==> flow/design.v (excerpt) <==
module conv_engine(
    input         clk,
    input         reset,
    input         en_ctrl,
    output [15:0] s_addr,
    output [15:0] w_addr,
    output [15:0] b_addr,
    input  [7:0]  signal,
    input  [7:0]  weight,
    input  [7:0]  bias,
    output [15:0] save_addr,
    output [7:0]  convout,
    output        en_write,
    output        finish
);
make LEC_CHECK=0 ABC_AREA=0 CAP_MARGIN=20 CORE_MARGIN=2 CORE_UTILIZATION=49 CTS_CLUSTER_DIAMETER=234 CTS_CLUSTER_SIZE=98 GPL_TIMING_DRIVEN=1 HOLD_SLACK_MARGIN=-0.05 PLACE_DENSITY_LB_ADDON=0.11 SETUP_SLACK_MARGIN=-0.49 SLEW_MARGIN=35 TNS_END_PERCENT=5 finish   # period 5.33 ns
run.sh (not shown) runs the stock make flow with config.mk's settings and CLKGATE_MAP_FILE=.
The starting point produced a layout that fails on setup timing.
Change:
Settings changed: ABC_AREA 0 to default, CORE_UTILIZATION 49 to 40, CTS_CLUSTER_DIAMETER 234 to default, CTS_CLUSTER_SIZE 98 to default, GPL_TIMING_DRIVEN 1 to default, HOLD_SLACK_MARGIN -0.05 to default, PLACE_DENSITY_LB_ADDON 0.11 to default, SETUP_SLACK_MARGIN -0.49 to default, SLEW_MARGIN 35 to 20, TNS_END_PERCENT 5 to default.
Clock period 5.33 ns to 10.0 ns, I/O delays scaled along.
The new run finished with timing, DRC and antenna clean.
Routed wire length came out lower by about 10%.
Final cell count falls by 4.2%.
Sequential cell count stays the same.
Via count is lower by 7.0%.
Total power drops by 60%.
Critical path depth climbs by 1.
Worst setup slack improves by 2.4 ns.
Change:
Settings changed: CAP_MARGIN 20 to 10, CORE_MARGIN 2 to 3, CTS_CLUSTER_DIAMETER from default to 364, GPL_ROUTABILITY_DRIVEN from default to 0, SLEW_MARGIN 20 to 0.
Outcome:
- sequential share of layout area is unchanged
- worst setup slack gains 0.0065 ns
- routed wire length drops slightly
- synthesized area does not change
- design area is unchanged
- clock-buffer cell count goes up by 1
- worst hold slack barely changes
- utilization hardly moves
- via count barely changes
- total power stays flat
- sequential power is about the same
Change:
Settings changed: CAP_MARGIN 10 to 30, CORE_ASPECT_RATIO from default to 1.46, CORE_MARGIN 3 to 10, CORE_UTILIZATION 40 to 56, CTS_CLUSTER_DIAMETER 364 to 301, CTS_CLUSTER_SIZE from default to 49, GPL_ROUTABILITY_DRIVEN 0 to default, HOLD_SLACK_MARGIN from default to -0.1, PLACE_DENSITY from default to 0.35, TNS_END_PERCENT from default to 20.
Setup slack improved by 0.091 ns. Die area falls by about a fifth. Final cell count fell by a few percent. Clock-buffer cell count goes down by 1. Wire length is higher by a few percent. Sequential power stays flat. Synthesized area does not change. Worst hold slack degrades by 0.0071 ns. Utilization climbs by 17 points. Synthesized cell count is unchanged. Final area came out lower slightly.
Change:
Settings changed: CAP_MARGIN 30 to 20, CORE_ASPECT_RATIO 1.46 to default, CORE_MARGIN 10 to 2, CORE_UTILIZATION 56 to 40, CTS_CLUSTER_DIAMETER 301 to default, CTS_CLUSTER_SIZE 49 to default, HOLD_SLACK_MARGIN -0.1 to default, PLACE_DENSITY 0.35 to default, SLEW_MARGIN 0 to 20, TNS_END_PERCENT 20 to default.
Clock period 10.0 ns to 5.1 ns, I/O delays scaled along.
Effect: The changed run finished but fails on setup timing; non-clock buffer count rises by 301; total power grows to 2.8 times its value; sequential cell count does not change; sequential share of layout area falls by 3.6 points; worst setup slack degrades by 2.5 ns; via count is higher by 9.2%; synthesized area is unchanged; die size came out higher by 17%; critical path depth grows by 4.
Change:
Settings changed: CAP_MARGIN 20 to 0, CORE_UTILIZATION 40 to 70, CTS_CLUSTER_DIAMETER from default to 102.
Clock period 5.1 ns to 5.67 ns, I/O delays scaled along.
=> The changed run reached the layout checks and failed them: setup timing; non-clock buffer count decreases by 117; clock-buffer cell count decreases by 1; utilization increases by 34 points; setup slack is better by 0.25 ns; synthesized cell count does not change; clock skew increases by 0.013 ns.

conv_engine again, from the RTL that the note above started with.
Settings: LEC_CHECK=0, ABC_AREA=1, CAP_MARGIN=20, CORE_MARGIN=2, CORE_UTILIZATION=72, CTS_CLUSTER_SIZE=13, GPL_TIMING_DRIVEN=1, HOLD_SLACK_MARGIN=-0.05, PLACE_DENSITY_LB_ADDON=0.15, SETUP_SLACK_MARGIN=0.61, SLEW_MARGIN=10, TNS_END_PERCENT=70; clock period 2.05 ns.
The starting point did not get past 4_1_cts.
Then changed:
==> flow/config.mk (replaced) <==
export PLATFORM = sky130hd
export DESIGN_NAME = conv_engine
export DESIGN_NICKNAME = conv_engine
export VERILOG_FILES = /design/flow/design.v
export SDC_FILE = /design/flow/constraint.sdc
export NUM_CORES = 4
export LEC_CHECK = 0
export ABC_AREA = 0
export CAP_MARGIN = 15
export CORE_MARGIN = 2
export CORE_UTILIZATION = 72
export CTS_CLUSTER_SIZE = 33
export GPL_TIMING_DRIVEN = 1
export HOLD_SLACK_MARGIN = -0.05
export PLACE_DENSITY = 0.66
export SETUP_SLACK_MARGIN = -0.31
export SLEW_MARGIN = 10
export TNS_END_PERCENT = 70
==> flow/constraint.sdc (replaced) <==
create_clock -name core_clock -period 5.74 [get_ports {clk}]
set_input_delay 1.1480 -clock core_clock [delete_from_list [all_inputs] [get_ports {clk}]]
set_output_delay 1.1480 -clock core_clock [all_outputs]
set_load 0.01 [all_outputs]
Outcome: The new run finished but failed the layout checks on negative setup slack. Area after synthesis decreases by 3.6%. Synthesized cell count decreases by 15%. Die size decreases by 3.5%.
Then changed:
==> flow/config.mk (replaced) <==
export PLATFORM = sky130hd
export DESIGN_NAME = conv_engine
export DESIGN_NICKNAME = conv_engine
export VERILOG_FILES = /design/flow/design.v
export SDC_FILE = /design/flow/constraint.sdc
export NUM_CORES = 4
export LEC_CHECK = 0
export ABC_AREA = 1
export CAP_MARGIN = 20
export CORE_MARGIN = 2
export CORE_UTILIZATION = 72
export CTS_CLUSTER_SIZE = 76
export GPL_TIMING_DRIVEN = 1
export HOLD_SLACK_MARGIN = 0.29
export PLACE_DENSITY_LB_ADDON = 0.11
export SETUP_SLACK_MARGIN = -0.28
export SLEW_MARGIN = 10
export TNS_END_PERCENT = 70
==> flow/constraint.sdc (replaced) <==
create_clock -name core_clock -period 5.33 [get_ports {clk}]
set_input_delay 1.0660 -clock core_clock [delete_from_list [all_inputs] [get_ports {clk}]]
set_output_delay 1.0660 -clock core_clock [all_outputs]
set_load 0.01 [all_outputs]
Effect:
- The new run completed and failed the layout checks on negative setup slack
- power increases by about a fifth
- final area increases by a few percent
- clock power increases by roughly a tenth
- final cell count increases by about a fifth
- setup slack is worse by 1300 ps
- via count increases by about a fifth
- combinational power increases by a quarter to a third
- wire length increases by a quarter to a third
- synthesized cell count increases by about a fifth
- synthesized area increases by a few percent
Then changed:
==> flow/config.mk (replaced) <==
export PLATFORM = sky130hd
export DESIGN_NAME = conv_engine
export DESIGN_NICKNAME = conv_engine
export VERILOG_FILES = /design/flow/design.v
export SDC_FILE = /design/flow/constraint.sdc
export NUM_CORES = 4
export LEC_CHECK = 0
export ABC_AREA = 0
export CAP_MARGIN = 20
export CORE_MARGIN = 2
export CORE_UTILIZATION = 29
export CTS_CLUSTER_DIAMETER = 234
export CTS_CLUSTER_SIZE = 98
export GPL_TIMING_DRIVEN = 0
export HOLD_SLACK_MARGIN = -0.05
export PLACE_DENSITY_LB_ADDON = 0.11
export SLEW_MARGIN = 10
export TNS_END_PERCENT = 70
The changed run reached the layout checks and failed them: negative setup slack; synthesized cell count went down by 15%; clock-buffer cell count went down by 1; sequential share of layout area stays flat.
Then changed:
==> flow/config.mk (replaced) <==
export PLATFORM = sky130hd
export DESIGN_NAME = conv_engine
export DESIGN_NICKNAME = conv_engine
export VERILOG_FILES = /design/flow/design.v
export SDC_FILE = /design/flow/constraint.sdc
export NUM_CORES = 4
export LEC_CHECK = 0
export CAP_MARGIN = 20
export CORE_MARGIN = 2
export CORE_UTILIZATION = 44
export SLEW_MARGIN = 20
==> flow/constraint.sdc (replaced) <==
create_clock -name core_clock -period 4.51 [get_ports {clk}]
set_input_delay 0.9020 -clock core_clock [delete_from_list [all_inputs] [get_ports {clk}]]
set_output_delay 0.9020 -clock core_clock [all_outputs]
set_load 0.01 [all_outputs]
Effect: The new run completed and failed the layout checks on negative setup slack. Power goes up by 32%. Synthesized area is unchanged. Final area climbs by 8.9%. Setup slack is worse by 660 ps. Die size goes down by 34%. Utilization rises by 24 points. Via count went up by 5.4%. Routed wire length falls by 8.2%. Combinational power went up by 41%.
Then changed:
--- a/flow/config.mk
+++ b/flow/config.mk
@@ -8,4 +8,4 @@
 export CAP_MARGIN = 20
 export CORE_MARGIN = 2
-export CORE_UTILIZATION = 44
+export CORE_UTILIZATION = 68
 export SLEW_MARGIN = 20
==> flow/constraint.sdc (replaced) <==
create_clock -name core_clock -period 7.45 [get_ports {clk}]
set_input_delay 1.4900 -clock core_clock [delete_from_list [all_inputs] [get_ports {clk}]]
set_output_delay 1.4900 -clock core_clock [all_outputs]
set_load 0.01 [all_outputs]
Effect: With this change the flow completed with no timing, DRC or antenna violations. Register-to-register slack gains 2100 ps. Worst setup slack improved by 1500 ps. Die area fell by 35%. Clock-buffer cell count does not change.
No activity file was given, so power comes from the tool's default toggle rates.
